`flow/constraint.sdc`:
```
create_clock -name core_clock -period 6.93 [get_ports {clk}]
set_input_delay 1.3860 -clock core_clock [delete_from_list [all_inputs] [get_ports {clk}]]
set_output_delay 1.3860 -clock core_clock [all_outputs]
set_load 0.01 [all_outputs]
```
`flow/config.mk`:
```
export PLATFORM = sky130hd
export DESIGN_NAME = rv32i_mc
export DESIGN_NICKNAME = rv32i_mc
export VERILOG_FILES = /design/flow/design.v
export SDC_FILE = /design/flow/constraint.sdc
export NUM_CORES = 4
export LEC_CHECK = 0
export ABC_AREA = 0
export CAP_MARGIN = 20
export CELL_PAD_IN_SITES_DETAIL_PLACEMENT = 0
export CELL_PAD_IN_SITES_GLOBAL_PLACEMENT = 0
export CORE_MARGIN = 2
export CORE_UTILIZATION = 72
export CTS_CLUSTER_SIZE = 89
export GPL_ROUTABILITY_DRIVEN = 1
export MAX_ROUTING_LAYER = met4
export PLACE_DENSITY = 0.69
export SLEW_MARGIN = 20
```
`flow/design.v`:
```
`default_nettype none
`timescale 1ns / 10ps
module alu(
    input [3:0] aluControl,
    input [31:0] aluIn1,
    input [31:0] aluIn2,
    output logic [31:0] aluRes,
    output wire isZero
);
  always_comb begin
    case (aluControl)
      4'b0000: aluRes = aluIn1 + aluIn2;
      4'b0001: aluRes = aluIn1 - aluIn2;
      4'b0011: aluRes = (aluIn1 | aluIn2);
      4'b0010: aluRes = (aluIn1 & aluIn2);
      4'b0110: aluRes = (aluIn1 ^ aluIn2);
      4'b0101: aluRes = {31'b0, {(($signed(aluIn1) < $signed(aluIn2)))}};
      4'b0111: aluRes = {31'b0, {(aluIn1 < aluIn2)}};
      4'b1000: aluRes = aluIn1 << aluIn2[4:0];
      4'b1001: aluRes = aluIn1 >> aluIn2[4:0];
      4'b1010: aluRes = $signed(aluIn1) >>> aluIn2[4:0];
      default: aluRes = 32'b0;
    endcase
  end
  assign isZero = (aluRes == 32'b0);
endmodule
`default_nettype none
`timescale 1ns / 10ps
module immgen (
    input [31:0] instr,
    output logic [31:0] imm
);
wire [31:0] Uimm = {instr[31], instr[30:12], {12{1'b0}}};
wire [31:0] Iimm = {{21{instr[31]}}, instr[30:20]};
wire [31:0] Simm = {{21{instr[31]}}, instr[30:25], instr[11:7]};
wire [31:0] Bimm = {{20{instr[31]}}, instr[7], instr[30:25], instr[11:8], 1'b0};
wire [31:0] Jimm = {{12{instr[31]}}, instr[19:12], instr[20], instr[30:21], 1'b0};
wire isALUimm = (instr[6:0] == 7'b0010011);   
wire isBranch = (instr[6:0] == 7'b1100011);   
wire isJALR = (instr[6:0] == 7'b1100111);   
wire isJAL = (instr[6:0] == 7'b1101111);   
wire isAUIPC = (instr[6:0] == 7'b0010111);   
wire isLUI = (instr[6:0] == 7'b0110111);   
wire isLoad = (instr[6:0] == 7'b0000011);   
wire isStore = (instr[6:0] == 7'b0100011);   
wire isUtype = isAUIPC || isLUI;
wire isItype = isALUimm || isJALR || isLoad;
wire isStype = isStore;
wire isBtype = isBranch;
wire isJtype = isJAL;
always_comb begin
    if (isUtype) imm = Uimm;
    else if (isItype) imm = Iimm;
    else if (isStype) imm = Simm;
    else if (isBtype) imm = Bimm;
    else if (isJtype) imm = Jimm;
    else imm = 32'b0;
end
endmodule
`default_nettype none
`timescale 1ns / 10ps
module regfile (
    input clk,
    input write_en,
    input [4:0] A1,
    input [4:0] A2,
    input [4:0] A3,
    input [31:0] WD,
    output wire [31:0] RD1,
    output wire [31:0] RD2
);
reg [31:0] RegisterFile [32];
assign RD1 = (A1 != 0) ? RegisterFile[A1] : 0;
assign RD2 = (A2 != 0) ? RegisterFile[A2] : 0;
always @(posedge clk) begin
    if((write_en) && (A3 != 32'b0)) begin
        RegisterFile[A3] <= WD;
    end
end
endmodule
`default_nettype none
`timescale 1ns / 10ps
module controller (
    input clk,
    input rst,
    input [6:0] opcode,
    input [2:0] funct3,
    input funct7_5,
    input aluIsZero,
    output logic PCWrite,
    output logic AdrSrc,
    output logic MemWrite,
    output logic IRWrite,
    output logic [1:0] ResultSrc,
    output logic [3:0] aluControl,
    output logic [1:0] ALUSrcB,
    output logic [1:0] ALUSrcA,
    output logic RegWrite
);
localparam FETCH = 5'd0, DECODE = 5'd1, MEMADR = 5'd2, MEMREAD = 5'd3, MEMWB = 5'd4,
MEMWRITE = 5'd5, EXECUTER = 5'd6, ALUWB = 5'd7, EXECUTEI = 5'd8, JAL = 5'd9,
JALR = 5'd10, LUI = 5'd11, AUIPC = 5'd12,
BEQ = 5'd13, BNE = 5'd14, BLT = 5'd15, BGE = 5'd16, BLTU = 5'd17, BGEU = 5'd18;
reg [4:0] state;
reg [4:0] next_state;
logic PCUpdate;
logic Branch;
logic BranchSel;
logic BranchCondition;
assign BranchCondition = BranchSel ? (!aluIsZero) : aluIsZero;
assign PCWrite = ((BranchCondition & Branch) || PCUpdate);
always @(posedge clk) begin
    if (rst)
        state <= FETCH;
    else
        state <= next_state;
end
always_comb begin
    case(state)
      FETCH:
        next_state = DECODE;
      DECODE: begin
        case(opcode)
          7'b0000011, 7'b0100011, 7'b1100111: next_state = MEMADR;
          7'b0110011: next_state = EXECUTER;
          7'b0010011: next_state = EXECUTEI;
          7'b1101111: next_state = JAL;
          7'b0110111: next_state = LUI;
          7'b0010111: next_state = AUIPC;
          7'b1100011: begin
            case(funct3)
              3'b000: next_state = BEQ;
              3'b001: next_state = BNE;
              3'b100: next_state = BLT;
              3'b101: next_state = BGE;
              3'b110: next_state = BLTU;
              3'b111: next_state = BGEU;
              default: next_state = DECODE;
            endcase
          end
          default: next_state = DECODE;
        endcase
      end
      MEMADR: begin
        case(opcode)
          7'b0000011: next_state = MEMREAD;
          7'b0100011: next_state = MEMWRITE;
          7'b1100111: next_state = JALR;
          default: next_state = MEMADR;
        endcase
      end
      EXECUTER, EXECUTEI, AUIPC, JAL, JALR: next_state = ALUWB;
      MEMREAD: next_state = MEMWB;
      MEMWRITE, MEMWB, ALUWB, LUI: next_state = FETCH;
      BEQ, BNE, BLT, BGE, BLTU, BGEU: next_state = FETCH;
      default: next_state = state;
    endcase
end
logic [1:0] ALUOp;
always_comb begin
    AdrSrc = 1'b0;
    ALUSrcA = 2'b00;
    ALUSrcB = 2'b00;
    ALUOp = 2'b00;
    ResultSrc = 2'b10;
    IRWrite = 1'b0;
    RegWrite = 1'b0;
    MemWrite = 1'b0;
    PCUpdate = 1'b0;
    Branch = 1'b0;
    BranchSel = 1'b0;
    case(state)
      FETCH: begin
        ALUSrcB = 2'b10;
        IRWrite = 1'b1;
        PCUpdate = 1'b1;
      end
      DECODE: begin
        ALUSrcA = 2'b01;
        ALUSrcB = 2'b01;
      end
      EXECUTER: begin
        ALUSrcA = 2'b10;
        ALUSrcB = 2'b00;
        ALUOp = 2'b10;
      end
      EXECUTEI: begin
        ALUSrcA = 2'b10;
        ALUSrcB = 2'b01;
        ALUOp = 2'b10;
      end
      LUI: begin
        ALUSrcA = 2'b11;
        ALUSrcB = 2'b01;
        ResultSrc = 2'b10;
        RegWrite = 1'b1;
      end
      AUIPC: begin
        ALUSrcA = 2'b01;
        ALUSrcB = 2'b01;
      end
      JAL: begin
        ALUSrcA = 2'b01;
        ALUSrcB = 2'b10;
        ResultSrc = 2'b00;
        PCUpdate = 1'b1;
      end
      ALUWB: begin
        ResultSrc = 2'b00;
        RegWrite = 1'b1;
        ALUSrcB = 2'b10;
      end
      JALR: begin
        ResultSrc = 2'b00;
        ALUSrcA = 2'b01;
        ALUSrcB = 2'b10;
        PCUpdate = 1'b1;
      end
      MEMADR: begin
        ALUSrcA = 2'b10;
        ALUSrcB = 2'b01;
      end
      MEMREAD: begin
        ALUSrcA = 2'b10;
        ALUSrcB = 2'b01;
        ResultSrc = 2'b00;
        AdrSrc = 1'b1;
      end
      MEMWRITE: begin
        ALUSrcA = 2'b10;
        ALUSrcB = 2'b01;
        ResultSrc = 2'b00;
        AdrSrc = 1'b1;
        MemWrite = 1'b1;
      end
      MEMWB: begin
        ALUSrcA = 2'b10;
        ALUSrcB = 2'b01;
        ResultSrc = 2'b01;
        RegWrite = 1'b1;
      end
      BEQ, BNE, BLT, BGE, BLTU, BGEU: begin
        ALUSrcA = 2'b10;
        ALUSrcB = 2'b00;
        ALUOp = 2'b01;
        ResultSrc = 2'b00;
        Branch = 1'b1;
        BranchSel = (state == BNE) || (state == BLT) || (state == BLTU);
      end
      default: ;
    endcase
end
always_comb begin
    case(ALUOp)
      2'b00: aluControl = 4'b0000;
      2'b01: begin
        case(funct3)
          3'b000, 3'b001: aluControl = 4'b0001;  
          3'b100, 3'b101: aluControl = 4'b0101;  
          3'b110, 3'b111: aluControl = 4'b0111;  
          default: aluControl = 4'b0000;
        endcase
      end
      2'b10: begin
        case(funct3)
          3'b000: begin
            if({opcode[5], funct7_5} == 2'b11) begin
              aluControl = 4'b0001;
            end else begin
              aluControl = 4'b0000;
            end
          end
          3'b101: begin
            if(funct7_5 == 1'b1) begin
              aluControl = 4'b1010;
            end else begin
              aluControl = 4'b1001;
            end
          end
          3'b001: aluControl = 4'b1000;
          3'b010: aluControl = 4'b0101;
          3'b011: aluControl = 4'b0111;
          3'b100: aluControl = 4'b0110;
          3'b110: aluControl = 4'b0011;
          3'b111: aluControl = 4'b0010;
          default: aluControl = 4'b0000;
        endcase
      end
      default: aluControl = 4'b0000;
    endcase
end
endmodule
`default_nettype none
`timescale 1ns / 10ps
module rv32i_mc (
    input clk,
    input rst,
    output wire [31:0] mem_addr,
    output wire [3:0] mem_wstrb,
    output wire [31:0] mem_wdata,
    input [31:0] mem_rdata
);
reg [31:0] pc;
always @(posedge clk) begin
  if(rst) begin
    pc <= 32'h1000;
  end else if(PCWrite) begin
    pc <= res;
  end
end
wire [31:0] Adr;
wire [31:0] instr;
wire [31:0] data;
reg decode;
reg [31:0] ir;
always @(posedge clk) begin
  decode <= IRWrite;
  if(decode) begin
    ir <= mem_rdata;
  end
end
assign instr = decode ? mem_rdata : ir;
wire [2:0] funct3 = instr[14:12];
wire [1:0] ld_off = aluOut[1:0];
wire [15:0] ld_half = ld_off[1] ? mem_rdata[31:16] : mem_rdata[15:0];
logic [7:0] ld_byte;
always_comb begin
  case (ld_off)
    2'b00: ld_byte = mem_rdata[7:0];
    2'b01: ld_byte = mem_rdata[15:8];
    2'b10: ld_byte = mem_rdata[23:16];
    default: ld_byte = mem_rdata[31:24];
  endcase
end
assign data = funct3[1] ? mem_rdata :
              funct3[0] ? {{16{ld_half[15] & ~funct3[2]}}, ld_half} :
                          {{24{ld_byte[7] & ~funct3[2]}}, ld_byte};
wire [1:0] st_off = Adr[1:0];
logic [3:0] st_strb;
always_comb begin
  if (funct3[1]) st_strb = 4'b1111;
  else if (funct3[0]) st_strb = st_off[1] ? 4'b1100 : 4'b0011;
  else st_strb = 4'b0001 << st_off;
end
assign mem_wstrb = MemWrite ? st_strb : 4'b0000;
assign mem_wdata = funct3[1] ? B :
                   funct3[0] ? {2{B[15:0]}} :
                               {4{B[7:0]}};
assign mem_addr = Adr;
assign Adr = AdrSrc ? res : pc;
reg [31:0] oldpc;
always @(posedge clk) begin
  if(IRWrite) begin
    oldpc <= pc;
  end
end
wire [31:0] imm;
immgen immgen (
  .instr(instr),
  .imm(imm)
);
wire [4:0] A1 = instr[19:15];
wire [4:0] A2 = instr[24:20];
wire [4:0] A3 = instr[11:7];
wire [31:0] RD1;
wire [31:0] RD2;
regfile regfile (
  .clk(clk),
  .write_en(RegWrite),
  .A1(A1),
  .A2(A2),
  .A3(A3),
  .WD(res),
  .RD1(RD1),
  .RD2(RD2)
);
reg [31:0] A;
reg [31:0] B;
always @(posedge clk) begin
  A <= RD1;
  B <= RD2;
end
logic [31:0] aluIn1;
logic [31:0] aluIn2;
wire [31:0] aluRes;
wire isZero;
always_comb begin
  case (ALUSrcA)
    2'b00: aluIn1 = pc;
    2'b01: aluIn1 = oldpc;
    2'b10: aluIn1 = A;
    default: aluIn1 = 0;
  endcase
  case (ALUSrcB)
    2'b00: aluIn2 = B;
    2'b01: aluIn2 = imm;
    2'b10: aluIn2 = 32'd4;
    2'b11: aluIn2 = aluOut;
    default: aluIn2 = 0;
  endcase
end
alu alu (
  .aluControl(aluControl),
  .aluIn1(aluIn1),
  .aluIn2(aluIn2),
  .aluRes(aluRes),
  .isZero(isZero)
);
reg [31:0] aluOut;
always @(posedge clk) begin
  aluOut <= aluRes;
end
logic [31:0] res;
always_comb begin
  case (ResultSrc)
    2'b00: res = aluOut;
    2'b01: res = data;
    2'b10: res = aluRes;
    default: res = 0;
  endcase
end
wire PCWrite;
wire AdrSrc;
wire MemWrite;
wire IRWrite;
wire [1:0] ResultSrc;
wire [3:0] aluControl;
wire [1:0] ALUSrcB;
wire [1:0] ALUSrcA;
wire RegWrite;
controller controller (
  .clk(clk),
  .rst(rst),
  .opcode(instr[6:0]),
  .funct3(instr[14:12]),
  .funct7_5(instr[30]),
  .aluIsZero(isZero),
  .PCWrite(PCWrite),
  .AdrSrc(AdrSrc),
  .MemWrite(MemWrite),
  .IRWrite(IRWrite),
  .ResultSrc(ResultSrc),
  .aluControl(aluControl),
  .ALUSrcB(ALUSrcB),
  .ALUSrcA(ALUSrcA),
  .RegWrite(RegWrite)
);
endmodule
```
`flow/run.sh`:
```
#!/bin/bash
# the make line also repeats each setting of config.mk as NAME=value (left out here)
make -C /OpenROAD-flow-scripts/flow DESIGN_CONFIG=/design/flow/config.mk WORK_HOME=/design/flow/orfs CLKGATE_MAP_FILE= finish
```
==> datasheet_impl.txt, run 1 <==
Physical design parameters

Parameter                              Value

Place
  Worst setup slack after placement .................. -1820 ps
  Port Buf Inserts .................. ~100
  Global placer's final weighted congestion .................. 1.48
  Estimated wirelength of the detail-placed design .................. 190000 µm

Outcome
  Run-stopping error .................. [ERROR GRT-0116] Global routing finished with congestion. Check the congestion regions in the DRC Viewer.
  Run status .................. did not finish
  Last stage the flow got to .................. global routing (5_1_grt)

Clocking
  Number of hold buffers added after CTS .................. 0
  Clock H-tree levels .................. 3
  Clock Tree Root .................. clkbuf_16
  Number of buffers created by CTS .................. 115
  Clock sink count .................. ~1200
  Clk buf depth .................. 3

Floorplanning
  Overall die height .................. 313 µm
  Chip area .................. 97900 µm²
  I/O pin cnt .................. about 100
  Chip width .................. 313 µm
  Row count .................. 113
  Core region area .................. 94700 µm²
  Core utilization before placement .................. 72.5%

Yosys
  Leading post-synthesis cells by instance count .................. 1887 x nand2_1, 1056 x edfxtp_1, 991 x nand3_1
  Top flip-flop cell by instance count after synthesis .................. edfxtp_1
  Seq/Total Area, Yosys .................. about half
  Fraction of the mapped netlist area in compound gates .................. 14.1%
  Yosys warns .................. 5
  Most used standard cell by instance count after synthesis .................. nand2_1
  Adder-cell share of the synthesized area .................. 1.86%
  Mean post-synth cell area .................. 9.40 µm²
  Area fraction in and, or, nand and nor cells .................. about a quarter
  Synth Area in XOR/XNOR .................. 0.255%
  Area fraction in mux cells .................. 4.73%
  Cell type contributing the most total cell area after synthesis .................. edfxtp_1
  Ranking of synthesized cells by area .................. edfxtp_1 46%, nand2_1 10%, nand3_1 7.2%
  Post-synth EDFFs .................. between 1000 and 1500
  Fraction of registers with async set or reset after synthesis .................. 0%
  Yosys chip area .................. 68700 µm²
  Post-Synthesis Cells .................. about 7300
  Total of flip-flops plus latches after synthesis .................. roughly 1200
  Number of distinct library cells after synthesis .................. roughly 120
  Largest family of logic cells by area .................. simple AND/OR/NAND/NOR gates
  Count of instantiated cells in the yosys netlist .................. around 7300
  Fraction of synthesized cell area taken by the top area cell type .................. 46.2%
  Post-Synthesis Cell Area .................. 68700 µm²

Global route
  Global-route usage over all layers .................. 69.4%
  Final global-route overflow total .................. 169
-- repair_timing --
| action | CTS |
|---|---|
| pin swaps | 185 |
| cloned | 4 |
| setup buffers | 112 |
| setup endpoints to repair | 68 |
| resized | 468 |
-- layer usage --
layer	track usage [%]	overflow
met2	86.6	81
met4	58.0	48
met3	47.4	21
met1	73.6	19
met5	-	-
-- per-stage QoR --
| step | instance area (µm²) | util, % | instances |
|---|---|---|---|
| after floorplan | 69600 | - | 7341 |
| after global placement | 77900 | 82.2 | 9081 |
| after detailed placement | 77900 | 82.2 | 9082 |
| after CTS | 83700 | 88.4 | 9408 |
==> run 2, diff against run 1 <==
Settings changed: ABC_AREA 0 to not set, CELL_PAD_IN_SITES_DETAIL_PLACEMENT 0 to 1, CELL_PAD_IN_SITES_GLOBAL_PLACEMENT 0 to not set, CORE_UTILIZATION 72 to 37, CTS_CLUSTER_DIAMETER set to 258, CTS_CLUSTER_SIZE 89 to 15, GPL_ROUTABILITY_DRIVEN 1 to not set, GPL_TIMING_DRIVEN set to 0, MAX_ROUTING_LAYER met4 to met5, MIN_ROUTING_LAYER set to met2, PLACE_DENSITY 0.69 to not set, SLEW_MARGIN 20 to 35.
Clock period 6.93 ns to 12.0 ns, I/O delays scaled along.
==> datasheet_impl.txt, run 2 <==
Physical design parameters

Parameter                              Value

Outcome
  Run status .................. did not finish
  Last stage the flow got to .................. global routing (5_1_grt)
  Run-stopping error .................. [ERROR GRT-0116] Global routing finished with congestion. Check the congestion regions in the DRC Viewer.

Yosys
  Fraction of the mapped netlist area in compound gates .................. 14.1% (unchanged)
  Area fraction in and, or, nand and nor cells .................. 23.3% (unchanged)
  Adder-cell share of the synthesized area .................. 1.86% (unchanged)
  Most used standard cell by instance count after synthesis .................. nand2_1
  Seq/Total Area, Yosys .................. 51.4% (unchanged)
  Post-Synthesis Cell Area .................. 68700 µm² (unchanged)
  Area fraction in mux cells .................. 4.73% (unchanged)
  Number of distinct library cells after synthesis .................. 120 (unchanged)
  Post-synth EDFFs .................. 1056 (unchanged)
  Largest family of logic cells by area .................. simple AND/OR/NAND/NOR gates
  Total of flip-flops plus latches after synthesis .................. 1236 (unchanged)
  Top flip-flop cell by instance count after synthesis .................. edfxtp_1
  Ranking of synthesized cells by area .................. edfxtp_1 46%, nand2_1 10%, nand3_1 7.2%
  Fraction of registers with async set or reset after synthesis .................. 0% (unchanged)
  Yosys warns .................. 5 (unchanged)
  Synth Area in XOR/XNOR .................. 0.255% (unchanged)
  Yosys chip area .................. 68700 µm² (unchanged)
  Post-Synthesis Cells .................. 7310 (unchanged)
  Fraction of synthesized cell area taken by the top area cell type .................. 46.2% (unchanged)
  Mean post-synth cell area .................. 9.40 µm² (unchanged)
  Leading post-synthesis cells by instance count .................. 1887 x nand2_1, 1056 x edfxtp_1, 991 x nand3_1
  Count of instantiated cells in the yosys netlist .................. 7310 (unchanged)
  Cell type contributing the most total cell area after synthesis .................. edfxtp_1

Floorplanning
  Chip width .................. 435 µm (+39%)
  Core utilization before placement .................. 37.1% (-35 points)
  Core region area .................. 185000 µm² (+95%)
  Chip area .................. 189000 µm² (+93%)
  Overall die height .................. 435 µm (+39%)
  Row count .................. 158 (+40%)
  I/O pin cnt .................. 102 (unchanged)

Global route
  Global-route usage over all layers .................. between 70% and 80%
  Final global-route overflow total .................. 8

Clocking
  Number of buffers created by CTS .................. 92 (-20%)
  Clock sink count .................. 1236 (unchanged)
  Clock Tree Root .................. clkbuf_16
  Clock H-tree levels .................. 3 (unchanged)
  Number of hold buffers added after CTS .................. 0 (unchanged)
  Clk buf depth .................. 3 (unchanged)

Place
  Placement-stage cell area .................. 77400 µm² (-0.57%)
  Global placer's final weighted congestion .................. 1.31 (-12%)
  Estimated wirelength of the detail-placed design .................. 370000 µm (+95%)
  Port Buf Inserts .................. 100 (-0.99%)
  Worst setup slack after placement .................. -3100 ps (-1290 ps)
[run 2: layer usage]
layer / GRT usage (%) / GRT overflow
met3: 80.6 / 8
met5: 53.7 / 0
met1: - / -
met4: 67.2 / 0
met2: 82.0 / 0
[run 2: timing repair]
item	4_1_cts
buffers inserted	44
endpoints found under the setup margin	36
pin swaps	32
resized	175
[run 2: stage by stage]
step / hold slack, ps / util (%) / setup TNS [ps] / std cells
3_3_place_gp: 466 / 39.4 / -3844420 / 9921
4_1_cts: 506 / 43.8 / -61.0 / 10300
3_5_place_dp: 484 / 41.9 / -103320 / 10100
2_1_floorplan: 438 / - / 0 / 7341
==> run 3, diff against run 2 <==
Settings changed: CAP_MARGIN 20 to 40, CELL_PAD_IN_SITES_DETAIL_PLACEMENT 1 to not set, CORE_UTILIZATION 37 to 65, CTS_CLUSTER_DIAMETER 258 to not set, CTS_CLUSTER_SIZE 15 to 31, GPL_TIMING_DRIVEN 0 to not set, HOLD_SLACK_MARGIN set to 0.3, MAX_ROUTING_LAYER met5 to not set, MIN_ROUTING_LAYER met2 to not set, SETUP_SLACK_MARGIN set to -0.58, SLEW_MARGIN 35 to 20.
Clock period 12.0 ns to 7.54 ns, I/O delays scaled along.
==> datasheet_impl.txt, run 3 <==
Physical design parameters

Parameter                              Value

Yosys
  Yosys warns .................. 5 (unchanged)
  Most used standard cell by instance count after synthesis .................. nand2_1
  Post-Synthesis Cell Area .................. 68700 µm² (unchanged)
  Fraction of the mapped netlist area in compound gates .................. 14.1% (unchanged)
  Count of instantiated cells in the yosys netlist .................. 7310 (unchanged)
  Number of distinct library cells after synthesis .................. 120 (unchanged)
  Post-synth EDFFs .................. 1056 (unchanged)
  Total of flip-flops plus latches after synthesis .................. 1236 (unchanged)
  Area fraction in mux cells .................. 4.73% (unchanged)
  Yosys chip area .................. 68700 µm² (unchanged)
  Largest family of logic cells by area .................. simple AND/OR/NAND/NOR gates
  Area fraction in and, or, nand and nor cells .................. 23.3% (unchanged)
  Post-Synthesis Cells .................. 7310 (unchanged)
  Fraction of synthesized cell area taken by the top area cell type .................. 46.2% (unchanged)
  Adder-cell share of the synthesized area .................. 1.86% (unchanged)
  Mean post-synth cell area .................. 9.40 µm² (unchanged)
  Cell type contributing the most total cell area after synthesis .................. edfxtp_1
  Top flip-flop cell by instance count after synthesis .................. edfxtp_1
  Ranking of synthesized cells by area .................. edfxtp_1 46%, nand2_1 10%, nand3_1 7.2%
  Leading post-synthesis cells by instance count .................. 1887 x nand2_1, 1056 x edfxtp_1, 991 x nand3_1
  Synth Area in XOR/XNOR .................. 0.255% (unchanged)
  Fraction of registers with async set or reset after synthesis .................. 0% (unchanged)
  Seq/Total Area, Yosys .................. 51.4% (unchanged)

Floorplanning
  Chip area .................. 108000 µm² (-43%)
  I/O pin cnt .................. 102 (unchanged)
  Row count .................. 119 (-25%)
  Core region area .................. 105000 µm² (-43%)
  Overall die height .................. 329 µm (-24%)
  Chip width .................. 329 µm (-24%)
  Core utilization before placement .................. 65.4% (+28 points)

Clocking
  Clk buf depth .................. 3 (unchanged)
  Number of buffers created by CTS .................. 118 (+28%)
  Clock Tree Root .................. clkbuf_16
  Clock H-tree levels .................. 3 (unchanged)
  Clock sink count .................. 1236 (unchanged)

Outcome
  Last stage the flow got to .................. global routing (5_1_grt)
  Run status .................. did not finish

Place
  Dpl cells .................. 9354 (-7.4%)
  Estimated wirelength of the detail-placed design .................. 222000 µm (-40%)
  Port Buf Inserts .................. 101 (+1.0%)
  Global placer's final weighted congestion .................. 1.21 (-7.1%)
-- run 3: stage by stage --
step | hold WS [ps] | power (mW) | setup WS, ps | area, µm²
2_1_floorplan | 438 | 12.9 | -869 | 69000
3_3_place_gp | 478 | 17.4 | -2050 | 78600
3_5_place_dp | 490 | 17.6 | -2030 | 79200
4_1_cts | 469 | 24.0 | -822 | 84100
-- run 3: what timing repair did --
action                                  CTS
hold buffers                              0
buffers inserted                         54
endpoints found under the hold margin     0
pin swaps                                99
endpoints found under the setup margin   53
cloned                                    0
resized                                 281
==> run 4, diff against run 3 <==
Settings changed: ABC_AREA set to 1, CAP_MARGIN 40 to 20, CORE_ASPECT_RATIO set to 0.92, CORE_UTILIZATION 65 to 72, CTS_CLUSTER_SIZE 31 to 84, HOLD_SLACK_MARGIN 0.3 to not set, SETUP_SLACK_MARGIN -0.58 to 0.51.
Clock period 7.54 ns to 5.16 ns, I/O delays scaled along.
==> datasheet_impl.txt, run 4 <==
Physical design parameters

Parameter                              Value

Outcome
  Last stage the flow got to .................. global routing (5_1_grt)
  Run status .................. did not finish
  Run-stopping error .................. [ERROR GRT-0116] Global routing finished with congestion. Check the congestion regions in the DRC Viewer.

Yosys
  Post-Synthesis Cell Area .................. 69100 µm² (+0.64%)
  Fraction of synthesized cell area taken by the top area cell type .................. 45.9% (-0.29 points)
  Cell type contributing the most total cell area after synthesis .................. edfxtp_1
  Leading post-synthesis cells by instance count .................. 1483 x nand2_1, 1056 x edfxtp_1, 921 x o21ai_0
  Ranking of synthesized cells by area .................. edfxtp_1 46%, nand2_1 8.1%, o21ai_0 6.7%
  Top flip-flop cell by instance count after synthesis .................. edfxtp_1
  Yosys warns .................. 5 (unchanged)
  Fraction of registers with async set or reset after synthesis .................. 0% (unchanged)
  Yosys chip area .................. 69100 µm² (+0.64%)
  Post-Synthesis Cells .................. 8242 (+13%)
  Area fraction in and, or, nand and nor cells .................. 19.9% (-3.4 points)
  Fraction of the mapped netlist area in compound gates .................. 19.2% (+5.1 points)
  Number of distinct library cells after synthesis .................. 63 (-48%)
  Seq/Total Area, Yosys .................. 51.1% (-0.33 points)
  Mean post-synth cell area .................. 8.39 µm² (-11%)
  Area fraction in mux cells .................. 0% (-4.7 points)
  Most used standard cell by instance count after synthesis .................. nand2_1
  Count of instantiated cells in the yosys netlist .................. 8242 (+13%)
  Adder-cell share of the synthesized area .................. 1.85% (-0.012 points)
  Total of flip-flops plus latches after synthesis .................. 1236 (unchanged)
  Synth Area in XOR/XNOR .................. 0.165% (-0.090 points)
  Largest family of logic cells by area .................. simple AND/OR/NAND/NOR gates
  Post-synth EDFFs .................. 1056 (unchanged)

Floorplanning
  Overall die height .................. 301 µm (-8.5%)
  Core utilization before placement .................. 72.3% (+7.0 points)
  Row count .................. 109 (-8.4%)
  I/O pin cnt .................. 102 (unchanged)
  Chip area .................. 98500 µm² (-9.0%)
  Core region area .................. 95600 µm² (-9.1%)
  Chip width .................. 327 µm (-0.62%)

Clocking
  Clk buf depth .................. 3 (unchanged)
  Clock sink count .................. 1236 (unchanged)
  Number of buffers created by CTS .................. 119 (+0.85%)
  Clock Tree Root .................. clkbuf_16
  Clock H-tree levels .................. 3 (unchanged)

Global route
  Global-route usage over all layers .................. 65.1%
  Final global-route overflow total .................. 16

Place
  Dpl cells .................. 10100 (+8.2%)
  Placement-stage cell area .................. 79300 µm² (+0.22%)
  Port Buf Inserts .................. 101 (unchanged)
  Global placer's final weighted congestion .................. 1.36 (+12%)
  Estimated wirelength of the detail-placed design .................. 185000 µm (-17%)
-- run 4: stage by stage --
stage	utilization (%)	hold slack [ps]	worst slack [ps]	total power, mW
floorplan	-	408	-769	19.8
global placement	83.0	409	-2490	25.9
detailed placement	83.0	413	-2520	26.2
CTS	89.2	426	-1480	35.6
-- run 4: metal layers --
layer | global-route usage, % | GRT overflow
met3 | 41.6 | 3
met1 | 72.4 | 2
met2 | 84.6 | 3
met5 | 20.5 | 1
met4 | 53.8 | 7
-- run 4: repair_timing --
item | CTS
hold buffers | 0
endpoints found under the setup margin | 1130
cloned | 7
buffers inserted | 123
gates resized | 398
pin swaps | 108
==> run 5, diff against run 4 <==
Settings changed: ABC_AREA 1 to not set, CORE_ASPECT_RATIO 0.92 to not set, CORE_UTILIZATION 72 to 15, CTS_CLUSTER_SIZE 84 to not set, SETUP_SLACK_MARGIN 0.51 to not set.
Clock period 5.16 ns to 18.7 ns, I/O delays scaled along.
==> datasheet_impl.txt, run 5 <==
Physical implementation characteristics

Parameter                              Value

Outcome
  Run status .................. no timing/DRC/antenna violations

Yosys
  Post-Synthesis Cells .................. 7310 (-11%)
  Fraction of the mapped netlist area in compound gates .................. 14.1% (-5.1 points)
  Post-synth EDFFs .................. 1056 (unchanged)
  Yosys chip area .................. 68700 µm² (-0.64%)
  Most used standard cell by instance count after synthesis .................. nand2_1
  Leading post-synthesis cells by instance count .................. 1887 x nand2_1, 1056 x edfxtp_1, 991 x nand3_1
  Post-Synthesis Cell Area .................. 68700 µm² (-0.64%)
  Count of instantiated cells in the yosys netlist .................. 7310 (-11%)
  Yosys warns .................. 5 (unchanged)
  Top flip-flop cell by instance count after synthesis .................. edfxtp_1
  Total of flip-flops plus latches after synthesis .................. 1236 (unchanged)
  Mean post-synth cell area .................. 9.40 µm² (+12%)
  Seq/Total Area, Yosys .................. 51.4% (+0.33 points)
  Fraction of registers with async set or reset after synthesis .................. 0% (unchanged)
  Area fraction in mux cells .................. 4.73% (+4.7 points)
  Ranking of synthesized cells by area .................. edfxtp_1 46%, nand2_1 10%, nand3_1 7.2%
  Synth Area in XOR/XNOR .................. 0.255% (+0.090 points)
  Fraction of synthesized cell area taken by the top area cell type .................. 46.2% (+0.29 points)
  Adder-cell share of the synthesized area .................. 1.86% (+0.012 points)
  Largest family of logic cells by area .................. simple AND/OR/NAND/NOR gates
  Area fraction in and, or, nand and nor cells .................. 23.3% (+3.4 points)
  Cell type contributing the most total cell area after synthesis .................. edfxtp_1
  Number of distinct library cells after synthesis .................. 120 (+90%)

Cells and area
  Post-layout net count .................. 7338
  Sequential cell area in the final layout .................. 35300 µm²
  Synthesis-to-finish area growth .................. 19.2%
  Post-layout instance area .................. 81900 µm²
  Number of fillers in the final layout .................. 50400
  Multi-input gate area in the final layout .................. 31200 µm²

Floorplanning
  Chip width .................. 681 µm (+110%)
  Core region area .................. 456000 µm² (+380%)
  Row count .................. 248 (+130%)
  Chip area .................. 463000 µm² (+370%)
  Core utilization before placement .................. 15.1% (-57 points)
  I/O pin cnt .................. 102 (unchanged)
  Overall die height .................. 681 µm (+130%)

Routing
  Number of DRC violations after detailed routing .................. 0
  Average detailed-routed wire length per instance .................. 24.7 µm
  Drt first pass iters .................. 7
  DRT antenna net count .................. 0
  Via count .................. roughly 63000
  Total routed wirelength .................. roughly 330000 µm
  Vias per Instance .................. 4.71
  Iteration-0 DRC Markers .................. ~10000

Power
  Static Leakage .................. 27.8 nW
  Power density of the placed cells .................. between 100 and 150 nW/µm²
  Maximum vdd drop .................. 107 µV
  Clock network power consumption .................. 2.72 mW
  PnR Total Power .................. 9.38 mW
  Power consumed by combinational cells .................. around 3.0 mW
  Combinational power share .................. between 30% and 40%
  Sw Pwr .................. 3.55 mW
  Clock network fraction of design power .................. 29.0%
  Sequential power .................. 3.68 mW
  Register share of total power .................. 39.3%
  Switching Share .................. between 30% and 40%
  Internal Pwr Total .................. 5.82 mW
  Highest-power group .................. sequential cells

Setup path
  Origin of the critical flop-to-flop path .................. decode$_DFF_P_
  Count of buffering cells on the critical path with inverters included .................. 5
  Cell at the slowest stage of the critical path .................. clkdlybuf4s50_1
  Startpoint of the most critical setup path .................. mem_rdata[5]
  Setup CP Type .................. input port to output pin
  Capturing point of the worst reg2reg path .................. pc[31]$_SDFFE_PP0P_
  Critical path launch point type .................. input port
  Slowest stage delay, CP .................. 810 ps
  R2r worst-path depth .................. 26
  Capture point of the critical path .................. mem_addr[30]
  Critical Path RT .................. 14960 ps
  Crit path arrival time .................. 12570 ps
  Crit path depth .................. 25
  Cell family with most CP delay .................. AND-OR/OR-AND gates
  Critical path capture point type .................. output pin
  Reg-to-reg setup timing slack .................. around 8900 ps
  Critical path fanouts, max .................. 39

Final timing
  Final number of hold-violating endpoints .................. 0
  Clock skew .................. 36.4 ps
  Peak Freq .................. 0.0613 GHz
  Fin crit period .................. 16310 ps
  Final setup violating endpoints .................. 0
  Final number of max-transition violations .................. 0
  Sum of negative setup slack .................. 0 ps
  Slew of the pin with the lowest slew margin .................. 1220 ps
  Final clock period utilization by the worst path .................. between 80% and 90%
  Unrepaired setup endpoints after global routing .................. no
  Relative slew slack .................. 17.7%

Clocking
  Post-CTS repair timing setup buffer count .................. 0 (-100%)
  Clock tree from TritonCTS .................. built
  Number of buffers created by CTS .................. 136 (+14%)
  Resize count post-CTS .................. 0 (-100%)
  Number of hold buffers added after CTS .................. 0 (unchanged)
  Clk buf depth .................. 3 (unchanged)
  Clock Tree Root .................. clkbuf_16
  Clock H-tree levels .................. 4 (+1)
  Clock sink count .................. 1236 (unchanged)
  Clock-pin slew on the worst setup and hold paths .................. about 60 ps
  Latest clock arrival within the worst-skew pair .................. 810 ps

Flow run
  Number of warnings in the stage logs .................. about 120
  Maximum capacitance violations .................. 0

Worst hold path
  Path class of the lowest-slack min-delay path .................. register to register
  Beginning of the worst hold path .................. pc[27]$_SDFFE_PP0P_
  Depth of the worst hold-timing path .................. 0
  Capture endpoint of the worst hold path .................. oldpc[27]$_DFFE_PP_

Global route
  Antenna violations before repair .................. 17
  Vias in the first global route .................. 57700
  First-pass GRT wire length .................. 453000 µm
  Global-route usage over all layers .................. 13.5%
  Final global-route overflow total .................. 0
  Largest net degree at the start of global routing .................. 153

Place
  Placement-stage cell area .................. 77300 µm² (-2.6%)
  Port Buf Inserts .................. 101 (unchanged)
  Global placer's final weighted congestion .................. 1.00 (-26%)
  Estimated wirelength of the detail-placed design .................. 208000 µm (+13%)
## run 5: area by class of cell
type                       instances  share of cell area [%]
clock inverter                    50                   0.732
tap                             6000                    9.17
multi-input combinational       5370                    38.1
antenna                            8                  0.0244
clock buffer                     201                    4.72
sequential                      1236                    43.1
inverter                         150                   0.730
timing repair buffer             309                    3.42
## run 5: layer usage
metal  up-vias  global-route usage, %  routed length (µm)  share of wire, %
met5         -                      0                  62             0.019
met4        10                   7.80               21500               6.5
met1     30900                   17.1              125000                38
met2      4334                   20.8              144000                44
li1      26700                      -                   -                 -
met3       880                   3.40               37800                11
## run 5: per-stage QoR
step,utilization (%),hold WS [ps],instances,setup WS (ps)
3_5_place_dp,16.9,473,13100,2700
3_3_place_gp,16.9,465,13100,2670
4_1_cts,17.9,486,13300,2670
5_1_grt,17.9,514,13300,2210
6_report,18.0,488,13300,2390
2_1_floorplan,-,438,7341,4360
==> run 6, diff against run 5 <==
Settings changed: CAP_MARGIN 20 to 25, CELL_PAD_IN_SITES_GLOBAL_PLACEMENT set to 0, CORE_UTILIZATION 15 to 71, GPL_ROUTABILITY_DRIVEN set to 1, GPL_TIMING_DRIVEN set to 1, MAX_ROUTING_LAYER set to met4, PLACE_DENSITY_LB_ADDON set to 0.01, SETUP_SLACK_MARGIN set to -0.48, TNS_END_PERCENT set to 40.
Clock period 18.7 ns to 6.55 ns, I/O delays scaled along.
==> datasheet_impl.txt, run 6 <==
Physical design parameters

Parameter                              Value

Floorplanning
  Row count .................. 114 (-54%)
  Chip area .................. 99300 µm² (-79%)
  Chip width .................. 315 µm (-54%)
  Overall die height .................. 315 µm (-54%)
  I/O pin cnt .................. 102 (unchanged)
  Core region area .................. 96300 µm² (-79%)
  Core utilization before placement .................. 71.4% (+56 points)

Clocking
  Number of hold buffers added after CTS .................. 0 (unchanged)
  Clock Tree Root .................. clkbuf_16
  Clock H-tree levels .................. 3 (-1)
  Clk buf depth .................. 3 (unchanged)
  Number of buffers created by CTS .................. 118 (-13%)
  Clock sink count .................. 1236 (unchanged)

Yosys
  Count of instantiated cells in the yosys netlist .................. 7310 (unchanged)
  Adder-cell share of the synthesized area .................. 1.86% (unchanged)
  Fraction of the mapped netlist area in compound gates .................. 14.1% (unchanged)
  Cell type contributing the most total cell area after synthesis .................. edfxtp_1
  Mean post-synth cell area .................. 9.40 µm² (unchanged)
  Fraction of synthesized cell area taken by the top area cell type .................. 46.2% (unchanged)
  Area fraction in and, or, nand and nor cells .................. 23.3% (unchanged)
  Total of flip-flops plus latches after synthesis .................. 1236 (unchanged)
  Largest family of logic cells by area .................. simple AND/OR/NAND/NOR gates
  Synth Area in XOR/XNOR .................. 0.255% (unchanged)
  Most used standard cell by instance count after synthesis .................. nand2_1
  Ranking of synthesized cells by area .................. edfxtp_1 46%, nand2_1 10%, nand3_1 7.2%
  Post-Synthesis Cell Area .................. 68700 µm² (unchanged)
  Fraction of registers with async set or reset after synthesis .................. 0% (unchanged)
  Yosys chip area .................. 68700 µm² (unchanged)
  Number of distinct library cells after synthesis .................. 120 (unchanged)
  Area fraction in mux cells .................. 4.73% (unchanged)
  Leading post-synthesis cells by instance count .................. 1887 x nand2_1, 1056 x edfxtp_1, 991 x nand3_1
  Seq/Total Area, Yosys .................. 51.4% (unchanged)
  Post-synth EDFFs .................. 1056 (unchanged)
  Post-Synthesis Cells .................. 7310 (unchanged)
  Yosys warns .................. 5 (unchanged)
  Top flip-flop cell by instance count after synthesis .................. edfxtp_1

Place
  Global placer's final weighted congestion .................. 1.42 (+41%)
  Port Buf Inserts .................. 101 (unchanged)
  Dpl cells .................. 9135 (-30%)
  Placement-stage cell area .................. 78000 µm² (+0.93%)
  Estimated wirelength of the detail-placed design .................. 198000 µm (-5.1%)

Global route
  Global-route usage over all layers .................. 70.2%
  Final global-route overflow total .................. 4

Outcome
  Run status .................. did not finish
  Run-stopping error .................. [ERROR GRT-0116] Global routing finished with congestion. Check the congestion regions in the DRC Viewer.
  Last stage the flow got to .................. global routing (5_1_grt)
-- run 6: metrics by stage --
step | hold WS (ps) | worst slack, ps
3_3_place_gp | 495 | -1990
3_5_place_dp | 492 | -2060
4_1_cts | 509 | -1030
2_1_floorplan | 438 | -1290
-- run 6: metal layers --
metal  global-route usage [%]  overflow
met1                     73.8         0
met4                     58.0         3
met5                        -         -
met2                     85.7         1
met3                     52.1         0
-- run 6: what timing repair did --
| action | 4_1_cts |
|---|---|
| gates resized | 398 |
| pin swaps | 144 |
| endpoints found under the setup margin | 68 |
| setup buffers | 72 |
==> run 7, diff against run 6 <==
Settings changed: CAP_MARGIN 25 to 20, CELL_PAD_IN_SITES_GLOBAL_PLACEMENT 0 to not set, CORE_UTILIZATION 71 to 61, GPL_ROUTABILITY_DRIVEN 1 to not set, GPL_TIMING_DRIVEN 1 to not set, HOLD_SLACK_MARGIN set to -0.08, MAX_ROUTING_LAYER met4 to not set, PLACE_DENSITY_LB_ADDON 0.01 to not set, SETUP_SLACK_MARGIN -0.48 to 1.74, TNS_END_PERCENT 40 to not set.
Clock period 6.55 ns to 6.6 ns, I/O delays scaled along.
==> datasheet_impl.txt, run 7 <==
Physical design parameters

Parameter                              Value

Outcome
  Run status .................. did not finish
  Last stage the flow got to .................. global routing (5_1_grt)

Yosys
  Adder-cell share of the synthesized area .................. 1.86% (unchanged)
  Total of flip-flops plus latches after synthesis .................. 1236 (unchanged)
  Area fraction in mux cells .................. 4.73% (unchanged)
  Post-Synthesis Cell Area .................. 68700 µm² (unchanged)
  Seq/Total Area, Yosys .................. 51.4% (unchanged)
  Ranking of synthesized cells by area .................. edfxtp_1 46%, nand2_1 10%, nand3_1 7.2%
  Post-synth EDFFs .................. 1056 (unchanged)
  Yosys warns .................. 5 (unchanged)
  Number of distinct library cells after synthesis .................. 120 (unchanged)
  Area fraction in and, or, nand and nor cells .................. 23.3% (unchanged)
  Fraction of registers with async set or reset after synthesis .................. 0% (unchanged)
  Cell type contributing the most total cell area after synthesis .................. edfxtp_1
  Leading post-synthesis cells by instance count .................. 1887 x nand2_1, 1056 x edfxtp_1, 991 x nand3_1
  Most used standard cell by instance count after synthesis .................. nand2_1
  Top flip-flop cell by instance count after synthesis .................. edfxtp_1
  Mean post-synth cell area .................. 9.40 µm² (unchanged)
  Yosys chip area .................. 68700 µm² (unchanged)
  Fraction of synthesized cell area taken by the top area cell type .................. 46.2% (unchanged)
  Synth Area in XOR/XNOR .................. 0.255% (unchanged)
  Fraction of the mapped netlist area in compound gates .................. 14.1% (unchanged)
  Count of instantiated cells in the yosys netlist .................. 7310 (unchanged)
  Largest family of logic cells by area .................. simple AND/OR/NAND/NOR gates
  Post-Synthesis Cells .................. 7310 (unchanged)

Place
  Dpl cells .................. 9567 (+4.7%)
  Estimated wirelength of the detail-placed design .................. 228000 µm (+15%)
  Placement-stage cell area .................. 80200 µm² (+2.8%)
  Port Buf Inserts .................. 101 (unchanged)
  Global placer's final weighted congestion .................. 1.17 (-18%)

Floorplanning
  Row count .................. 123 (+7.9%)
  Overall die height .................. 340 µm (+7.8%)
  I/O pin cnt .................. 102 (unchanged)
  Core utilization before placement .................. 61.3% (-10 points)
  Chip width .................. 340 µm (+7.8%)
  Chip area .................. 115000 µm² (+16%)
  Core region area .................. 112000 µm² (+16%)

Clocking
  Number of hold buffers added after CTS .................. 0 (unchanged)
  Number of buffers created by CTS .................. 114 (-3.4%)
  Clock Tree Root .................. clkbuf_16
  Clk buf depth .................. 3 (unchanged)
  Clock H-tree levels .................. 3 (unchanged)
  Clock sink count .................. 1236 (unchanged)
[run 7: stage by stage]
stage	setup slack (ps)	power [mW]	utilization, %
CTS	-1330	28.2	76.9
detailed placement	-2570	20.7	71.6
global placement	-2440	20.6	71.5
floorplan	-1260	14.8	-
[run 7: timing repair]
item | CTS
buffers inserted | 58
cloned | 7
pin swaps | 188
resized | 526
endpoints found under the setup margin | 1187
==> run 8, diff against run 7 <==
Settings changed: CORE_UTILIZATION 61 to 65, HOLD_SLACK_MARGIN -0.08 to 0.3, SETUP_SLACK_MARGIN 1.74 to -0.58.
Clock period 6.6 ns to 8.39 ns, I/O delays scaled along.
==> datasheet_impl.txt, run 8 <==
Physical implementation characteristics

Parameter                              Value

Yosys
  Yosys chip area .................. 68700 µm² (unchanged)
  Seq/Total Area, Yosys .................. 51.4% (unchanged)
  Fraction of registers with async set or reset after synthesis .................. 0% (unchanged)
  Ranking of synthesized cells by area .................. edfxtp_1 46%, nand2_1 10%, nand3_1 7.2%
  Largest family of logic cells by area .................. simple AND/OR/NAND/NOR gates
  Adder-cell share of the synthesized area .................. 1.86% (unchanged)
  Post-Synthesis Cell Area .................. 68700 µm² (unchanged)
  Number of distinct library cells after synthesis .................. 120 (unchanged)
  Fraction of synthesized cell area taken by the top area cell type .................. 46.2% (unchanged)
  Leading post-synthesis cells by instance count .................. 1887 x nand2_1, 1056 x edfxtp_1, 991 x nand3_1
  Post-synth EDFFs .................. 1056 (unchanged)
  Synth Area in XOR/XNOR .................. 0.255% (unchanged)
  Top flip-flop cell by instance count after synthesis .................. edfxtp_1
  Yosys warns .................. 5 (unchanged)
  Post-Synthesis Cells .................. 7310 (unchanged)
  Count of instantiated cells in the yosys netlist .................. 7310 (unchanged)
  Most used standard cell by instance count after synthesis .................. nand2_1
  Area fraction in and, or, nand and nor cells .................. 23.3% (unchanged)
  Cell type contributing the most total cell area after synthesis .................. edfxtp_1
  Fraction of the mapped netlist area in compound gates .................. 14.1% (unchanged)
  Area fraction in mux cells .................. 4.73% (unchanged)
  Mean post-synth cell area .................. 9.40 µm² (unchanged)
  Total of flip-flops plus latches after synthesis .................. 1236 (unchanged)

Setup path
  Crit path arrival time .................. 7400 ps
  R2r worst-path depth .................. 30
  Origin of the critical flop-to-flop path .................. controller.state[4]$_DFF_P_
  Critical path fanouts, max .................. 5
  Crit path depth .................. 24
  Setup CP Type .................. register to output pin
  Capturing point of the worst reg2reg path .................. pc[23]$_SDFFE_PP0P_
  Cells along the critical path .................. or4_1 -> nor2_2 -> buf_4 -> buf_12 -> mux2i_1 -> buf_4 -> o21ai_0 -> buf_4 -> ha_4 -> or3b_4 -> a211oi_4 -> o211ai_1 -> a31oi_2 -> a221o_1 -> buf_4 -> a31o_2 -> a2111oi_4 -> a211oi_2 -> xnor2_1 -> a211o_1 -> nor2_2 -> o32ai_4 -> mux2_4 -> dlygate4sd2_1
  Critical Path RT .................. between 6000 and 7000 ps
  Reg-to-reg setup timing slack .................. 340 ps
  Cell family with most CP delay .................. AND-OR/OR-AND gates
  Startpoint of the most critical setup path .................. controller.state[4]$_DFF_P_
  Cell repeated most along the worst path .................. buf_4
  Count of buffering cells on the critical path with inverters included .................. 6
  Capture point of the critical path .................. mem_addr[25]
  Cell at the slowest stage of the critical path .................. or4_1
  Critical path launch point type .................. register
  Slowest stage delay, CP .................. 610 ps
  Critical path capture point type .................. output pin

Final timing
  Clock skew .................. 66.2 ps
  Peak Freq .................. approximately 0.11 GHz
  Slew of the pin with the lowest slew margin .................. 1270 ps
  Final setup violating endpoints .................. 35
  Unrepaired setup endpoints after global routing .................. yes
  Fin worst setup slack .................. -692 ps
  Relative slew slack .................. 15.2%
  Sum of negative setup slack .................. -16880 ps
  Final number of max-transition violations .................. 0
  Fin crit period .................. 9080 ps
  Final clock period utilization by the worst path .................. 108%
  Final worst hold slack .................. 503 ps
  Final number of hold-violating endpoints .................. 0

Cells and area
  Multi-input gate area in the final layout .................. about 32000 µm²
  Number of fillers in the final layout .................. 6348
  Final cell count without fillers .................. roughly 9500
  Sequential cell area in the final layout .................. 35300 µm²
  Post-layout instance area .................. 82700 µm²
  Synthesis-to-finish area growth .................. 20.3%
  Share of the core filled with cells in the final layout .................. roughly 79%
  Post-layout net count .................. 8120

Floorplanning
  Chip area .................. 108000 µm² (-6.1%)
  Row count .................. 119 (-3.3%)
  Overall die height .................. 329 µm (-3.1%)
  I/O pin cnt .................. 102 (unchanged)
  Core utilization before placement .................. 65.4% (+4.0 points)
  Core region area .................. 105000 µm² (-6.2%)
  Chip width .................. 329 µm (-3.1%)

Power
  Power consumed by combinational cells .................. 8.28 mW
  Combinational power share .................. 37.6%
  Internal Pwr Total .................. 13.6 mW
  Clock network power consumption .................. 5.55 mW
  Sequential power .................. approximately 8.2 mW
  PnR Total Power .................. 22.0 mW
  Switching Share .................. 38.0%
  Maximum vdd drop .................. 281 µV
  Clock network fraction of design power .................. 25.2%
  Sw Pwr .................. 8.35 mW
  Power density of the placed cells .................. 266 nW/µm²
  Highest-power group .................. combinational logic
  Register share of total power .................. 37.1%
  Static Leakage .................. between 30 and 40 nW

Global route
  Global-route usage over all layers .................. 59.2%
  Vias in the first global route .................. 67800
  Antenna violations before repair .................. 19
  Largest net degree at the start of global routing .................. 186
  Final global-route overflow total .................. 0
  First-pass GRT wire length .................. roughly 460000 µm

Clocking
  Latest clock arrival within the worst-skew pair .................. around 780 ps
  Clock tree from TritonCTS .................. built
  Clk buf depth .................. 3 (unchanged)
  Clock sink count .................. 1236 (unchanged)
  Number of buffers created by CTS .................. 119 (+4.4%)
  Clock Tree Root .................. clkbuf_16
  Clock H-tree levels .................. 3 (unchanged)
  Clock-pin slew on the worst setup and hold paths .................. 70 ps

Worst hold path
  Capture endpoint of the worst hold path .................. oldpc[3]$_DFFE_PP_
  Path class of the lowest-slack min-delay path .................. register to register
  Depth of the worst hold-timing path .................. 0
  Beginning of the worst hold path .................. pc[3]$_SDFFE_PP0P_

Place
  Worst setup slack after placement .................. -1460 ps (+1110 ps)
  Global placer's final weighted congestion .................. 1.30 (+12%)
  Placement-stage cell area .................. 77700 µm² (-3.1%)
  Estimated wirelength of the detail-placed design .................. 208000 µm (-8.6%)
  Dpl cells .................. 9226 (-3.6%)
  Port Buf Inserts .................. 101 (unchanged)

Routing
  Total routed wirelength .................. around 330000 µm
  Number of DRC violations after detailed routing .................. 0
  Vias per Instance .................. 7.67
  Via count .................. 72900
  Average detailed-routed wire length per instance .................. 34.6 µm
  DRT antenna net count .................. 0
  Drt first pass iters .................. 15
  Iteration-0 DRC Markers .................. 17600

Flow run
  Maximum capacitance violations .................. 0
  Number of warnings in the stage logs .................. 132

Outcome
  Layout check failures .............. negative setup slack
  Run status .................. finished with violations
-- run 8: repair_timing --
action,4_1_cts,5_1_grt
gates resized,131,102
hold buffers,0,0
setup endpoints to repair,33,34
buffers inserted,16,24
pin swaps,37,57
cloned,0,0
-- run 8: area by class of cell --
type / instances / share of cell area, %
clock inverter: 70 / 0.854
inverter: 150 / 0.726
antenna: 24 / 0.0726
multi-input combinational: 5370 / 38.6
timing repair buffer: 1108 / 11.0
clock buffer: 156 / 3.93
sequential: 1236 / 42.7
tap: 1391 / 2.11
-- run 8: layer usage --
metal  vias up  track usage, %  wire length [µm]
met5         -           0.826               285
met2      8857            81.2            129000
met1     32900            68.3             96900
met3      2931            29.9             63000
met4        20            50.7             39500
li1      28300               -                 -
==> run 9, diff against run 8 <==
Settings changed: ABC_AREA set to 0, CAP_MARGIN 20 to 25, CELL_PAD_IN_SITES_DETAIL_PLACEMENT set to 2, CELL_PAD_IN_SITES_GLOBAL_PLACEMENT set to 1, CORE_MARGIN 2 to 7, CORE_UTILIZATION 65 to 27, CTS_CLUSTER_DIAMETER set to 71, CTS_CLUSTER_SIZE set to 17, GPL_ROUTABILITY_DRIVEN set to 0, GPL_TIMING_DRIVEN set to 0, HOLD_SLACK_MARGIN 0.3 to 0.27, MAX_ROUTING_LAYER set to met4, PLACE_DENSITY_LB_ADDON set to 0.03, SETUP_SLACK_MARGIN -0.58 to -0.09, SLEW_MARGIN 20 to 5, TNS_END_PERCENT set to 85.
Clock period 8.39 ns to 11.3 ns, I/O delays scaled along.
==> datasheet_impl.txt, run 9 <==
Physical implementation characteristics

Parameter                              Value

Outcome
  Run status .................. finished with violations
  Layout check failures .............. negative setup slack

Place
  Worst setup slack after placement .................. -4020 ps (-2560 ps)
  Port Buf Inserts .................. 100 (-0.99%)
  Dpl cells .................. 11100 (+20%)
  Estimated wirelength of the detail-placed design .................. 397000 µm (+91%)
  Placement-stage cell area .................. 78500 µm² (+1.1%)

Routing
  Number of DRC violations after detailed routing .................. 0 (unchanged)
  Total routed wirelength .................. 506000 µm (+54%)
  Vias per Instance .................. 6.27 (-18%)
  Average detailed-routed wire length per instance .................. 44.5 µm (+28%)
  DRT antenna net count .................. 0 (unchanged)
  Iteration-0 DRC Markers .................. 11400 (-35%)
  Drt first pass iters .................. 8 (-7)
  Via count .................. 71400 (-2.1%)

Yosys
  Post-synth EDFFs .................. 1056 (unchanged)
  Total of flip-flops plus latches after synthesis .................. 1236 (unchanged)
  Synth Area in XOR/XNOR .................. 0.255% (unchanged)
  Fraction of the mapped netlist area in compound gates .................. 14.1% (unchanged)
  Yosys chip area .................. 68700 µm² (unchanged)
  Leading post-synthesis cells by instance count .................. 1887 x nand2_1, 1056 x edfxtp_1, 991 x nand3_1
  Seq/Total Area, Yosys .................. 51.4% (unchanged)
  Top flip-flop cell by instance count after synthesis .................. edfxtp_1
  Area fraction in and, or, nand and nor cells .................. 23.3% (unchanged)
  Count of instantiated cells in the yosys netlist .................. 7310 (unchanged)
  Fraction of registers with async set or reset after synthesis .................. 0% (unchanged)
  Yosys warns .................. 5 (unchanged)
  Fraction of synthesized cell area taken by the top area cell type .................. 46.2% (unchanged)
  Adder-cell share of the synthesized area .................. 1.86% (unchanged)
  Area fraction in mux cells .................. 4.73% (unchanged)
  Most used standard cell by instance count after synthesis .................. nand2_1
  Cell type contributing the most total cell area after synthesis .................. edfxtp_1
  Post-Synthesis Cells .................. 7310 (unchanged)
  Largest family of logic cells by area .................. simple AND/OR/NAND/NOR gates
  Mean post-synth cell area .................. 9.40 µm² (unchanged)
  Ranking of synthesized cells by area .................. edfxtp_1 46%, nand2_1 10%, nand3_1 7.2%
  Post-Synthesis Cell Area .................. 68700 µm² (unchanged)
  Number of distinct library cells after synthesis .................. 120 (unchanged)

Setup path
  Cell at the slowest stage of the critical path .................. a222oi_1
  Cell repeated most along the worst path .................. clkbuf_1
  Count of buffering cells on the critical path with inverters included .................. 7 (+1)
  Critical path capture point type .................. output pin
  Cell family with most CP delay .................. buffers and inverters
  Crit path depth .................. 18 (-25%)
  Critical Path RT .................. 9040 ps (+2330 ps)
  Critical path fanouts, max .................. 10 (+5)
  Capturing point of the worst reg2reg path .................. pc[6]$_SDFFE_PP0P_
  Critical path launch point type .................. input port
  Setup CP Type .................. input port to output pin
  Cells along the critical path .................. clkdlybuf4s50_1 -> mux2i_2 -> clkbuf_1 -> nand2_1 -> a21oi_2 -> nor2_1 -> clkbuf_1 -> clkbuf_1 -> a222oi_1 -> o221ai_1 -> a21oi_1 -> o211ai_1 -> buf_6 -> mux2i_1 -> o21ai_4 -> buf_16 -> mux2_2 -> clkdlybuf4s50_1
  Capture point of the critical path .................. mem_addr[4]
  Slowest stage delay, CP .................. 850 ps (+240 ps)
  Startpoint of the most critical setup path .................. mem_rdata[13]
  Origin of the critical flop-to-flop path .................. controller.state[16]$_DFF_P_
  Crit path arrival time .................. 9480 ps (+2080 ps)
  Reg-to-reg setup timing slack .................. 2140 ps (+1800 ps)
  R2r worst-path depth .................. 29 (-3.3%)

Flow run
  Maximum capacitance violations .................. 0 (unchanged)
  Number of warnings in the stage logs .................. 94 (-29%)

Floorplanning
  Overall die height .................. 518 µm (+58%)
  Chip area .................. 269000 µm² (+150%)
  Core region area .................. 253000 µm² (+140%)
  I/O pin cnt .................. 102 (unchanged)
  Core utilization before placement .................. 27.1% (-38 points)
  Row count .................. 185 (+55%)
  Chip width .................. 518 µm (+58%)

Cells and area
  Share of the core filled with cells in the final layout .................. 33.3% (-45 points)
  Synthesis-to-finish area growth .................. 22.8%
  Final cell count without fillers .................. 11400 (+20%)
  Post-layout instance area .................. 84400 µm² (+2.0%)
  Post-layout net count .................. 8021 (-1.2%)

Final timing
  Clock skew .................. 40.3 ps (-25.9 ps)
  Unrepaired setup endpoints after global routing .................. yes
  Final number of hold-violating endpoints .................. 0 (unchanged)
  Slew of the pin with the lowest slew margin .................. 1320 ps (+56.2 ps)
  Fin crit period .................. 11740 ps
  Final clock period utilization by the worst path .................. 104% (-4.3 points)
  Sum of negative setup slack .................. -2120 ps (+14770 ps)
  Peak Freq .................. 0.0852 GHz
  Relative slew slack .................. 11.1% (-4.1 points)
  Final setup violating endpoints .................. 19 (-46%)
  Fin worst setup slack .................. -441 ps (+251 ps)
  Final worst hold slack .................. 444 ps (-59.2 ps)
  Final number of max-transition violations .................. 0 (unchanged)

Power
  Sequential power .................. 6.01 mW (-26%)
  Switching Share .................. 44.9% (+7.0 points)
  Internal Pwr Total .................. 10.2 mW (-25%)
  Combinational power share .................. 41.9% (+4.3 points)
  Highest-power group .................. combinational logic
  Maximum vdd drop .................. 156 µV (-44%)
  Clock network fraction of design power .................. 25.5% (+0.3 points)
  Clock network power consumption .................. 4.71 mW (-15%)
  Sw Pwr .................. 8.29 mW (-0.71%)
  Static Leakage .................. 30.3 nW (-4.9%)
  Power consumed by combinational cells .................. 7.73 mW (-6.6%)
  PnR Total Power .................. 18.5 mW (-16%)
  Register share of total power .................. 32.6% (-4.5 points)
  Power density of the placed cells .................. 219 nW/µm² (-18%)

Clocking
  Clock-pin slew on the worst setup and hold paths .................. 60 ps (about the same)
  Clock Tree Root .................. clkbuf_16
  Clock H-tree levels .................. 4 (+1)
  Number of buffers created by CTS .................. 130 (+9.2%)
  Clk buf depth .................. 3 (unchanged)
  Clock sink count .................. 1236 (unchanged)
  Latest clock arrival within the worst-skew pair .................. 840 ps (+60 ps)
  Clock tree from TritonCTS .................. built

Global route
  Final global-route overflow total .................. 0 (unchanged)
  Global-route usage over all layers .................. 37.0% (-22 points)
  Antenna violations before repair .................. 64 (+45)
  Vias in the first global route .................. 68300 (+0.85%)
  First-pass GRT wire length .................. 659000 µm (+43%)
  Largest net degree at the start of global routing .................. 33 (-82%)

Worst hold path
  Path class of the lowest-slack min-delay path .................. register to register
  Beginning of the worst hold path .................. controller.state[0]$_DFF_P_
  Capture endpoint of the worst hold path .................. decode$_DFF_P_
  Depth of the worst hold-timing path .................. 0 (unchanged)
run 9: area by class of cell:
type,count,area [µm²]
clock buffer,140,3310
tap,3366,4210
antenna,32,80.1
fill,27800,169000
inverter,150,584
clock inverter,99,1110
sequential,1236,35300
multi-input combinational,5370,31800
timing repair buffer,437,5390
buffer,561,2540
run 9: metal layers:
layer / GRT usage (%) / wire [µm] / up-vias
met5: - / 0 / -
met4: 13.9 / 24100 / 0
met3: 10.2 / 58000 / 829
met2: 50.4 / 201000 / 4658
met1: 51.9 / 223000 / 37800
li1: - / - / 28100
run 9: what timing repair did:
action,CTS,global route
setup endpoints to repair,250,28
setup buffers,50,14
gates resized,207,63
pin swaps,41,31
hold buffers,0,0
==> run 10, diff against run 9 <==
Settings changed: ABC_AREA 0 to 1, CAP_MARGIN 25 to 5, CELL_PAD_IN_SITES_DETAIL_PLACEMENT 2 to not set, CELL_PAD_IN_SITES_GLOBAL_PLACEMENT 1 to not set, CORE_ASPECT_RATIO set to 0.92, CORE_MARGIN 7 to 2, CORE_UTILIZATION 27 to 72, CTS_CLUSTER_DIAMETER 71 to 95, CTS_CLUSTER_SIZE 17 to 84, GPL_ROUTABILITY_DRIVEN 0 to not set, GPL_TIMING_DRIVEN 0 to not set, HOLD_SLACK_MARGIN 0.27 to not set, MAX_ROUTING_LAYER met4 to not set, PLACE_DENSITY_LB_ADDON 0.03 to not set, SETUP_SLACK_MARGIN -0.09 to 0.51, SLEW_MARGIN 5 to 20, TNS_END_PERCENT 85 to not set.
Clock period 11.3 ns to 5.16 ns, I/O delays scaled along.
==> datasheet_impl.txt, run 10 <==
Physical design parameters

Parameter                              Value

Place
  Port Buf Inserts .................. 101 (+1.0%)
  Estimated wirelength of the detail-placed design .................. 185000 µm (-53%)
  Dpl cells .................. 10100 (-8.5%)
  Global placer's final weighted congestion .................. 1.36

Floorplanning
  Core utilization before placement .................. 72.3% (+45 points)
  Chip width .................. 327 µm (-37%)
  Overall die height .................. 301 µm (-42%)
  Row count .................. 109 (-41%)
  Chip area .................. 98500 µm² (-63%)
  Core region area .................. 95600 µm² (-62%)
  I/O pin cnt .................. 102 (unchanged)

Yosys
  Post-Synthesis Cell Area .................. 69100 µm² (+0.64%)
  Total of flip-flops plus latches after synthesis .................. 1236 (unchanged)
  Ranking of synthesized cells by area .................. edfxtp_1 46%, nand2_1 8.1%, o21ai_0 6.7%
  Fraction of synthesized cell area taken by the top area cell type .................. 45.9% (-0.29 points)
  Mean post-synth cell area .................. 8.39 µm² (-11%)
  Count of instantiated cells in the yosys netlist .................. 8242 (+13%)
  Leading post-synthesis cells by instance count .................. 1483 x nand2_1, 1056 x edfxtp_1, 921 x o21ai_0
  Fraction of registers with async set or reset after synthesis .................. 0% (unchanged)
  Adder-cell share of the synthesized area .................. 1.85% (-0.012 points)
  Area fraction in and, or, nand and nor cells .................. 19.9% (-3.4 points)
  Post-Synthesis Cells .................. 8242 (+13%)
  Yosys warns .................. 5 (unchanged)
  Number of distinct library cells after synthesis .................. 63 (-48%)
  Area fraction in mux cells .................. 0% (-4.7 points)
  Seq/Total Area, Yosys .................. 51.1% (-0.33 points)
  Synth Area in XOR/XNOR .................. 0.165% (-0.090 points)
  Top flip-flop cell by instance count after synthesis .................. edfxtp_1
  Largest family of logic cells by area .................. simple AND/OR/NAND/NOR gates
  Post-synth EDFFs .................. 1056 (unchanged)
  Fraction of the mapped netlist area in compound gates .................. 19.2% (+5.1 points)
  Cell type contributing the most total cell area after synthesis .................. edfxtp_1
  Yosys chip area .................. 69100 µm² (+0.64%)
  Most used standard cell by instance count after synthesis .................. nand2_1

Clocking
  Clk buf depth .................. 3 (unchanged)
  Clock H-tree levels .................. 2 (-2)
  Clock Tree Root .................. clkbuf_16
  Clock sink count .................. 1236 (unchanged)
  Number of buffers created by CTS .................. 35 (-73%)
  Number of hold buffers added after CTS .................. 0 (unchanged)

Global route
  Global-route usage over all layers .................. a little over three fifths
  Final global-route overflow total .................. 3

Outcome
  Last stage the flow got to .................. global routing (5_1_grt)
  Run status .................. did not finish
  Run-stopping error .................. [ERROR GRT-0116] Global routing finished with congestion. Check the congestion regions in the DRC Viewer.
## run 10: timing repair
item,4_1_cts
buffers inserted,136
cloned,10
gates resized,481
pin swaps,137
endpoints found under the setup margin,1129
## run 10: per-stage QoR
stage / setup TNS (ps) / power [mW] / setup slack [ps] / util [%] / area, µm²
CTS: -87420 / 31.6 / -1430 / 87.0 / 83200
detailed placement: -1156900 / 26.2 / -2520 / 83.0 / 79300
global placement: -989330 / 25.9 / -2490 / 83.0 / 79300
floorplan: -13320 / 19.8 / -769 / - / 70200
## run 10: per-layer routing
| layer | GRT usage, % | overflow |
|---|---|---|
| met5 | 18.3 | 0 |
| met4 | 50.0 | 2 |
| met3 | 39.6 | 0 |
| met2 | 82.6 | 1 |
| met1 | 71.1 | 0 |
No activity file was given, so power comes from the tool's default toggle rates.
